==> try-maple: inputs <==
## ALUUnit
module ALUUnit(clock, ALUOp, funct, a, b, result, zero, carryOut);
	input clock;
	input [1:0] ALUOp;
	input [5:0] funct;
	input [31:0] a, b;
	output reg [31:0] result;
	output reg zero, carryOut;
	reg [1:0] aluOpQ;
	reg [5:0] functQ;
	reg [31:0] aQ, bQ;
	wire [2:0] operation;
	wire [31:0] aluResult;
	wire aluZero, aluCarry;
	ALUControl ctl(operation, aluOpQ, functQ);
	ALU32Bit alu(aluZero, aluCarry, aluResult, aQ, bQ, operation);
	always @(posedge clock)
	begin
		aluOpQ <= ALUOp;
		functQ <= funct;
		aQ <= a;
		bQ <= b;
		result <= aluResult;
		zero <= aluZero;
		if (operation == 3'd2 || operation == 3'd6)
			carryOut <= aluCarry;
	end
endmodule
==> flow/config.mk <==
export PLATFORM = sky130hd
export DESIGN_NAME = ALUUnit
export DESIGN_NICKNAME = ALUUnit
export VERILOG_FILES = /design/flow/design.v
export SDC_FILE = /design/flow/constraint.sdc
export NUM_CORES = 4
export LEC_CHECK = 0
export ABC_AREA = 1
export CAP_MARGIN = 15
export CELL_PAD_IN_SITES_DETAIL_PLACEMENT = 2
export CELL_PAD_IN_SITES_GLOBAL_PLACEMENT = 1
export CORE_ASPECT_RATIO = 1.28
export CORE_MARGIN = 8
export CORE_UTILIZATION = 54
export CTS_CLUSTER_DIAMETER = 249
export CTS_CLUSTER_SIZE = 45
export GPL_ROUTABILITY_DRIVEN = 1
export GPL_TIMING_DRIVEN = 0
export HOLD_SLACK_MARGIN = 0.25
export MAX_ROUTING_LAYER = met4
export SETUP_SLACK_MARGIN = -0.0
export SLEW_MARGIN = 15
==> flow/constraint.sdc <==
create_clock -name core_clock -period 5.0 [get_ports {clock}]
set_input_delay 1.0000 -clock core_clock [delete_from_list [all_inputs] [get_ports {clock}]]
set_output_delay 1.0000 -clock core_clock [all_outputs]
set_load 0.01 [all_outputs]
run.sh (not shown) runs the stock make flow with config.mk's settings and CLKGATE_MAP_FILE=.
==> try-fjord (differences from try-maple) <==
==> flow/config.mk (replaced) <==
export PLATFORM = sky130hd
export DESIGN_NAME = ALUUnit
export DESIGN_NICKNAME = ALUUnit
export VERILOG_FILES = /design/flow/design.v
export SDC_FILE = /design/flow/constraint.sdc
export NUM_CORES = 4
export LEC_CHECK = 0
export ABC_AREA = 1
export CAP_MARGIN = 0
export CORE_MARGIN = 2
export CORE_UTILIZATION = 59
export GPL_TIMING_DRIVEN = 1
export MAX_ROUTING_LAYER = met4
export PLACE_DENSITY = 0.58
export SLEW_MARGIN = 20
export TNS_END_PERCENT = 10
==> flow/constraint.sdc (replaced) <==
create_clock -name core_clock -period 2.83 [get_ports {clock}]
set_input_delay 0.5660 -clock core_clock [delete_from_list [all_inputs] [get_ports {clock}]]
set_output_delay 0.5660 -clock core_clock [all_outputs]
set_load 0.01 [all_outputs]
==> results <==
| quantity | try-fjord | try-maple |
|---|---|---|
| Share of the yosys chip area belonging to registers | 0.236 | 0.236 |
| Core footprint | 14600 µm² | 16200 µm² |
| Yosys stat cell total | 1505 | 1505 |
| Main synth FF type | sky130_fd_sc_hd__dfxtp_1 | sky130_fd_sc_hd__dfxtp_1 |
| Synthesized-area fraction occupied by xor and xnor cells | 0.00197 | 0.00197 |
| Area share of and/or/nand/nor cells after synthesis | 0.379 | 0.379 |
| Effective utilization at floorplan | 0.608 | 0.546 |
| Post-synth EDFFs | 1 | 1 |
| Vertical die dimension | 127 µm | 161 µm |
| Horizontal die size | 127 µm | 129 µm |
| Warnings, synthesis | 2 | 2 |
| Top-count cell post-synth | sky130_fd_sc_hd__nand2_1 | sky130_fd_sc_hd__nand2_1 |
| Result of the run | no timing/DRC/antenna violations | did not finish |
| Stage where the flow stopped | - | 3_3_place_gp |
| Complex-gate fraction of the synthesized area | 0.0691 | 0.0691 |
| Io pins | 107 | 107 |
| Number of distinct library cells after synthesis | 33 | 33 |
| Avg Cell Area, Syn | 5.89 µm² | 5.89 µm² |
| Area share of the largest cell type after synthesis | 0.232 | 0.232 |
| Net count entering floorplan | 1680 | 1680 |
| Synthesis-stage register bit count | 104 | 104 |
| Most area-hungry cell type in the Yosys netlist | sky130_fd_sc_hd__dfxtp_1 | sky130_fd_sc_hd__dfxtp_1 |
| Synthesized chip area reported by yosys | 8870 µm² | 8870 µm² |
| Adder share | 0.146 | 0.146 |
| Total die size | 16000 µm² | 20800 µm² |
| Standard-cell row count | 44 | 53 |

==> inputs of run a <==
Starting RTL as in the previous note.
Design ALUUnit, start of the top module:
module ALUUnit(clock, ALUOp, funct, a, b, result, zero, carryOut);
Settings: LEC_CHECK=0, CAP_MARGIN=20, CORE_ASPECT_RATIO=0.5, CORE_MARGIN=2, CORE_UTILIZATION=49, CTS_CLUSTER_DIAMETER=378, CTS_CLUSTER_SIZE=91, MAX_ROUTING_LAYER=met4, PLACE_DENSITY_LB_ADDON=0.06, SETUP_SLACK_MARGIN=-0.3, SLEW_MARGIN=20, TNS_END_PERCENT=5; clock period 5.0 ns.
==> inputs of run b, as changes to run a <==
- CORE_ASPECT_RATIO: 0.5 -> not set
- CORE_UTILIZATION: 49 -> 70
- CTS_CLUSTER_DIAMETER: 378 -> 121
- CTS_CLUSTER_SIZE: 91 -> 36
- MAX_ROUTING_LAYER: met4 -> not set
- PLACE_DENSITY_LB_ADDON: 0.06 -> not set
- SETUP_SLACK_MARGIN: -0.3 -> not set
- TNS_END_PERCENT: 5 -> not set
==> flow/constraint.sdc (replaced) <==
create_clock -name core_clock -period 3.74 [get_ports {clock}]
set_input_delay 0.7480 -clock core_clock [delete_from_list [all_inputs] [get_ports {clock}]]
set_output_delay 0.7480 -clock core_clock [all_outputs]
set_load 0.01 [all_outputs]
==> inputs of run c, as changes to run a <==
- CELL_PAD_IN_SITES_GLOBAL_PLACEMENT: not set -> 1
- CORE_ASPECT_RATIO: 0.5 -> 1.28
- CORE_MARGIN: 2 -> 8
- CORE_UTILIZATION: 49 -> 40
- CTS_CLUSTER_DIAMETER: 378 -> 181
- CTS_CLUSTER_SIZE: 91 -> not set
- GPL_ROUTABILITY_DRIVEN: not set -> 0
- GPL_TIMING_DRIVEN: not set -> 0
- PLACE_DENSITY_LB_ADDON: 0.06 -> not set
- SETUP_SLACK_MARGIN: -0.3 -> not set
- TNS_END_PERCENT: 5 -> not set
==> inputs of run d, as changes to run a <==
- ABC_AREA: not set -> 1
- CORE_ASPECT_RATIO: 0.5 -> not set
- CORE_UTILIZATION: 49 -> 65
- CTS_CLUSTER_DIAMETER: 378 -> 346
- CTS_CLUSTER_SIZE: 91 -> 96
- MAX_ROUTING_LAYER: met4 -> not set
- PLACE_DENSITY: not set -> 0.65
- PLACE_DENSITY_LB_ADDON: 0.06 -> not set
- SETUP_SLACK_MARGIN: -0.3 -> 1.1
- TNS_END_PERCENT: 5 -> 40
==> flow/constraint.sdc (replaced) <==
create_clock -name core_clock -period 3.73 [get_ports {clock}]
set_input_delay 0.7460 -clock core_clock [delete_from_list [all_inputs] [get_ports {clock}]]
set_output_delay 0.7460 -clock core_clock [all_outputs]
set_load 0.01 [all_outputs]
==> comparison table <==
metric	run d	run b	run c	run a
Final Critical Period	3.25 ns	4.05 ns	4.40 ns	4.42 ns
Outcome	complete, no violations	finished with violations	complete, no violations	complete, no violations
Violated checks	-	setup timing	-	-
Share of cell area taken by flip-flops and latches	19.0%	22.6%	23.5%	23.9%
Number of non-clock inverters	340	93	93	93
Combinational Power Share	38.6%	38.4%	32.8%	33.3%
Post-route setup TNS	0 ns	-0.312 ns	0 ns	0 ns
Critical path depth	18	15	14	14
Number of design-rule violations left by the first detailed-router iteration	2094	1561	677	651
Arrival time at the worst endpoint	3.58 ns	4.38 ns	4.70 ns	4.71 ns
Comb area share	53.2%	52.6%	52.1%	53.0%
Final antenna diode count	1	0	0	0
Source of the worst register-to-register timing path	aQ[2]	aQ[1]	aQ[0]	aQ[0]
Launch instance of the worst min-delay path	a[28]	aluOpQ[1]	aluOpQ[1]	aluOpQ[1]
Taps Inserted	176	136	228	198
Power and IR drop assume default switching activity.
